==> flow/design.v <==
module s_box (
    input [3:0] i_sb, output [3:0] o_sb
);
    assign o_sb[0] = (!i_sb[3]&!i_sb[2]&i_sb[1]) | (!i_sb[2]&i_sb[1]&i_sb[0]) 
    | (!i_sb[3]&i_sb[2]&!i_sb[1]) | (i_sb[2]&!i_sb[1]&i_sb[0]) | 
    (i_sb[3]&!i_sb[2]&!i_sb[1]&!i_sb[0]) | (i_sb[3]&i_sb[2]&i_sb[1]&!i_sb[0]);
    assign o_sb[1] = (!i_sb[3]&!i_sb[2]&!i_sb[0]) | (!i_sb[3]&!i_sb[1]&!i_sb[0]) | (i_sb[2]&i_sb[1]&i_sb[0]) 
| (i_sb[3]&!i_sb[2]&i_sb[0]) | (i_sb[3]&i_sb[2]&i_sb[1]);
    assign o_sb[2] = (!i_sb[3]&!i_sb[2]&!i_sb[1]) | (!i_sb[2]&!i_sb[1]&!i_sb[0]) | (!i_sb[3]&i_sb[2]&!i_sb[0]) 
| (i_sb[3]&i_sb[1]&i_sb[0]) | (i_sb[3]&i_sb[2]&i_sb[0]);
    assign o_sb[3] = (!i_sb[3]&!i_sb[2]&!i_sb[0]) | (!i_sb[3]&i_sb[1]&!i_sb[0]) | (!i_sb[3]&i_sb[2]&i_sb[0]) 
| (i_sb[3]&!i_sb[1]&!i_sb[0]) | (i_sb[3]&!i_sb[2]&i_sb[1]&i_sb[0]);
endmodule
module block_shuffle (
    input [15:0] i_bs, output [15:0] o_bs
);
    assign o_bs = {i_bs[7:4], i_bs[3:0], i_bs[15:12], i_bs[11:8]};
endmodule
module round_permutation #(
    parameter [5:0] shift = 5'b0000,
    parameter [7:0] data_length = 8'd16
)(
    input [data_length - 1:0] i_rp,  output [data_length - 1:0] o_rp
); 
assign o_rp = (i_rp << shift) | (i_rp >> (data_length - shift));
endmodule
module key_scheduler (
    input clk, rst, input [4:0] round_counter, input [79:0] i_ks_oldkey, output [79:0] o_ks_newkey 
);
    wire [79:0] level_shift;
    wire [79:0] level_sbox;
    wire [4:0] xor_rc;
    round_permutation #(.shift(13), .data_length(80)) rp (.i_rp(i_ks_oldkey), .o_rp(level_shift));
    s_box sb(.i_sb(level_shift[3:0]), .o_sb(level_sbox[3:0]));
    assign level_sbox[79:4] = level_shift[79:4];
    assign xor_rc = level_sbox[63:59]^(round_counter -1);
    assign o_ks_newkey = {level_sbox[79:64], xor_rc, level_sbox[58:0]};
endmodule
module dec_s_box (
    input [3:0] i_sb, output reg [3:0] o_sb 
);
    always @(*) begin
        case(i_sb)
        4'h0: o_sb = 4'hA;
        4'h1: o_sb = 4'h3;
        4'h2: o_sb = 4'h9;
        4'h3: o_sb = 4'hE;
        4'h4: o_sb = 4'h1;
        4'h5: o_sb = 4'hD;
        4'h6: o_sb = 4'hF;
        4'h7: o_sb = 4'h4;
        4'h8: o_sb = 4'hC;
        4'h9: o_sb = 4'h5;
        4'hA: o_sb = 4'h7;
        4'hB: o_sb = 4'h2;
        4'hC: o_sb = 4'h6;
        4'hD: o_sb = 4'h8;
        4'hE: o_sb = 4'h0;
        4'hF: o_sb = 4'hB;
        endcase
    end
endmodule
module dec_block_shuffle (
    input [15:0] i_bs, output [15:0] o_bs
);
    block_shuffle bs (i_bs, o_bs);
endmodule
module dec_round_permutation #(
    parameter [5:0] shift = 5'b0000,
    parameter [7:0] data_length = 8'd16
)(
    input [data_length - 1:0] i_rp,  output [data_length - 1:0] o_rp
); 
    assign o_rp = (i_rp >> shift) | (i_rp << (data_length - shift));
endmodule
module dec_XOR_layer (
    input [63:0] i_xor, output [63:0] o_xor
);
    assign o_xor = {(i_xor[63:48]^i_xor[47:32]), (i_xor[47:32]^i_xor[31:16]^i_xor[15:0]),(i_xor[63:48]^i_xor[47:32]^i_xor[31:16]), (i_xor[31:16]^i_xor[15:0])};
endmodule
module dec_permutation_layer (
    input [63:0] i_pl, output [63:0] o_pl
);
    wire [63:0] rp2bs;
    wire [63:0] xor2rp;
    dec_XOR_layer xl(.i_xor(i_pl), .o_xor(xor2rp));
            dec_round_permutation #(.shift(1), .data_length(16)) rp0(.i_rp(xor2rp[(16*0 + 15):16*0]), .o_rp(rp2bs[15:0]));
            dec_round_permutation #(.shift(4), .data_length(16)) rp1(.i_rp(xor2rp[(16*1 + 15):16*1]), .o_rp(rp2bs[(16 + 15):16*1]));
            dec_round_permutation #(.shift(7), .data_length(16)) rp2(.i_rp(xor2rp[(16*2 + 15):16*2]), .o_rp(rp2bs[(16*2 + 15):16*2]));
            dec_round_permutation #(.shift(9), .data_length(16)) rp3(.i_rp(xor2rp[(16*3 + 15):16*3]), .o_rp(rp2bs[(16*3 + 15):16*3]));
    genvar i;
    generate
        for (i = 0; i < 4; i = i +1 ) begin
            dec_block_shuffle bs(.i_bs(rp2bs[(16*i + 15):16*i]), .o_bs(o_pl[(16*i + 15):16*i]));
        end
    endgenerate
endmodule
module dec_add_round_key (
    input [63:0] i_ark_cipher, input [63:0] i_ark_key,
    output [63:0] o_ark_msg
);
    wire [63:0] sb2xor;
    wire [63:0] pl2sb;
    dec_permutation_layer pl(.i_pl(i_ark_cipher), .o_pl(pl2sb));
    genvar j;
    generate    
    for(j=0; j < 16; j = j + 1) begin
            dec_s_box sb(.i_sb(pl2sb[(4*j + 3):4*j]), .o_sb(sb2xor[(4*j + 3):4*j]));
        end
    endgenerate
    assign o_ark_msg = i_ark_key ^ sb2xor;
endmodule
module dec_key_scheduler (
    input clk, rst, input [4:0] round_counter, input [79:0] i_ks_oldkey, output [79:0] o_ks_newkey 
);
    wire [79:0] level_shift;
    wire [79:0] level_sbox;
    wire [4:0] xor_rc;
    assign {level_sbox[79:64], xor_rc, level_sbox[58:0]} = i_ks_oldkey;
    assign level_sbox[63:59] = xor_rc ^(round_counter -1);
    assign level_shift[79:4] = level_sbox[79:4];
    dec_s_box sb(.i_sb(level_sbox[3:0]), .o_sb(level_shift[3:0]));
    dec_round_permutation #(.shift(13), .data_length(80)) rp (.i_rp(level_shift), .o_rp(o_ks_newkey));
endmodule
module boron_dec (
    input  clk, rst, start, input [63:0] plain_text, input [79:0] master_key,
    output reg done, output reg [63:0] cipher_text
);
    parameter IDLE = 3'b000, KEYGEN = 3'b011, ROUND = 3'b001;
    reg [2:0] reg_sm_main;
    reg [4:0] reg_round_counter;
    reg [63:0] reg_plaintext;
    wire [63:0] reg_nextplaintext;
    reg [79:0] reg_key;
    wire [79:0] reg_nextkey, dec_reg_nextkey;
    key_scheduler ks(.clk(clk), .rst(rst), .round_counter(reg_round_counter), .i_ks_oldkey(reg_key), .o_ks_newkey(reg_nextkey));
    dec_key_scheduler dks(.clk(clk), .rst(rst), .round_counter(reg_round_counter), .i_ks_oldkey(reg_key), .o_ks_newkey(dec_reg_nextkey));
    dec_add_round_key ark(.i_ark_cipher(reg_plaintext), .i_ark_key(dec_reg_nextkey[63:0]), .o_ark_msg(reg_nextplaintext));
    always @(posedge clk ) begin
        if(!rst) begin
            reg_sm_main <= IDLE;
            done <= 1'b0;
        end
        else begin
            done <= 1'b0;
            case (reg_sm_main)
                IDLE:  
                    if(start) begin
                        reg_plaintext <= plain_text;
                        reg_key <= master_key;
                        reg_sm_main <= KEYGEN;
                        reg_round_counter <= 5'd1;
                    end
                    else
                        reg_sm_main <= IDLE;
                KEYGEN:
                    if(reg_round_counter < 25) begin
                        reg_key <= reg_nextkey;
                        reg_round_counter <= reg_round_counter + 1;
                        reg_sm_main <= KEYGEN;
                    end else begin
                        reg_sm_main <= ROUND;
                        reg_plaintext <= (reg_nextkey[63:0] ^ reg_plaintext);
                        reg_key <= reg_nextkey;
                    end
                ROUND:
                    if(reg_round_counter > 1) begin
                        reg_plaintext <= reg_nextplaintext;
                        reg_key <= dec_reg_nextkey;
                        reg_round_counter <= reg_round_counter - 1;
                        reg_sm_main <= ROUND;
                    end
                    else begin
                        cipher_text <= reg_nextplaintext;
                        done <= 1'b1;
                        reg_sm_main <= IDLE;
                    end
                default:
                    reg_sm_main <= IDLE;
            endcase
        end
    end
endmodule
Settings: LEC_CHECK=0, CAP_MARGIN=20, CORE_MARGIN=2, CORE_UTILIZATION=68, CTS_CLUSTER_SIZE=38, HOLD_SLACK_MARGIN=0.3, SLEW_MARGIN=20, TNS_END_PERCENT=70; clock period 2.81 ns.
run.sh (not shown) runs the stock make flow with config.mk's settings and CLKGATE_MAP_FILE=.
The first run produced a clean layout.
Next try:
- CORE_UTILIZATION: 68 -> 57
- CTS_CLUSTER_SIZE: 38 -> unset
- HOLD_SLACK_MARGIN: 0.3 -> unset
- TNS_END_PERCENT: 70 -> unset
- clock period: 2.81 -> 2.57 ns (I/O delays scaled with it)
=> This time the run finished but failed the layout checks on setup timing; clock skew went down by 0.0065 ns; non-clock buffer count rose by 117; count of clock-buffer cells in the layout is higher by 5.
Next try:
- ABC_AREA: unset -> 1
- CORE_UTILIZATION: 57 -> 40
- GPL_TIMING_DRIVEN: unset -> 0
- clock period: 2.57 -> 5.0 ns (I/O delays scaled with it)
Effect: The changed run completed with no timing, DRC or antenna violations. Via count rose by about 33%. First-iteration DRC count rose by about 40%. Cell area fell by about 3.8%. Setup slack improved by 1.8 ns. Flip-flop count stays the same. Wire length rose by about 50%. Sequential share of layout area rose by 1.2 points. Sequential power fell by about 50%. Critical path depth rose by 7. Total power fell by 55%. Non-clock buffer count fell by 164.
Next try:
- ABC_AREA: 1 -> unset
- CORE_UTILIZATION: 40 -> 69
- GPL_TIMING_DRIVEN: 0 -> unset
- clock period: 5.0 -> 3.36 ns (I/O delays scaled with it)
Outcome: Worst hold slack is worse by 0.028 ns; power came out higher by 55%; global-route usage came out higher by 6.5 points; non-clock buffer count goes down by 30; utilization went up by 36 points; critical path depth is lower by 5; clock skew falls by 0.021 ns; clock-buffer cell count is lower by 19; first-iteration DRC count came out lower by 29%; wire length went down by 36%; worst setup slack gets worse by 1.4 ns.
Power and IR drop assume default switching activity.
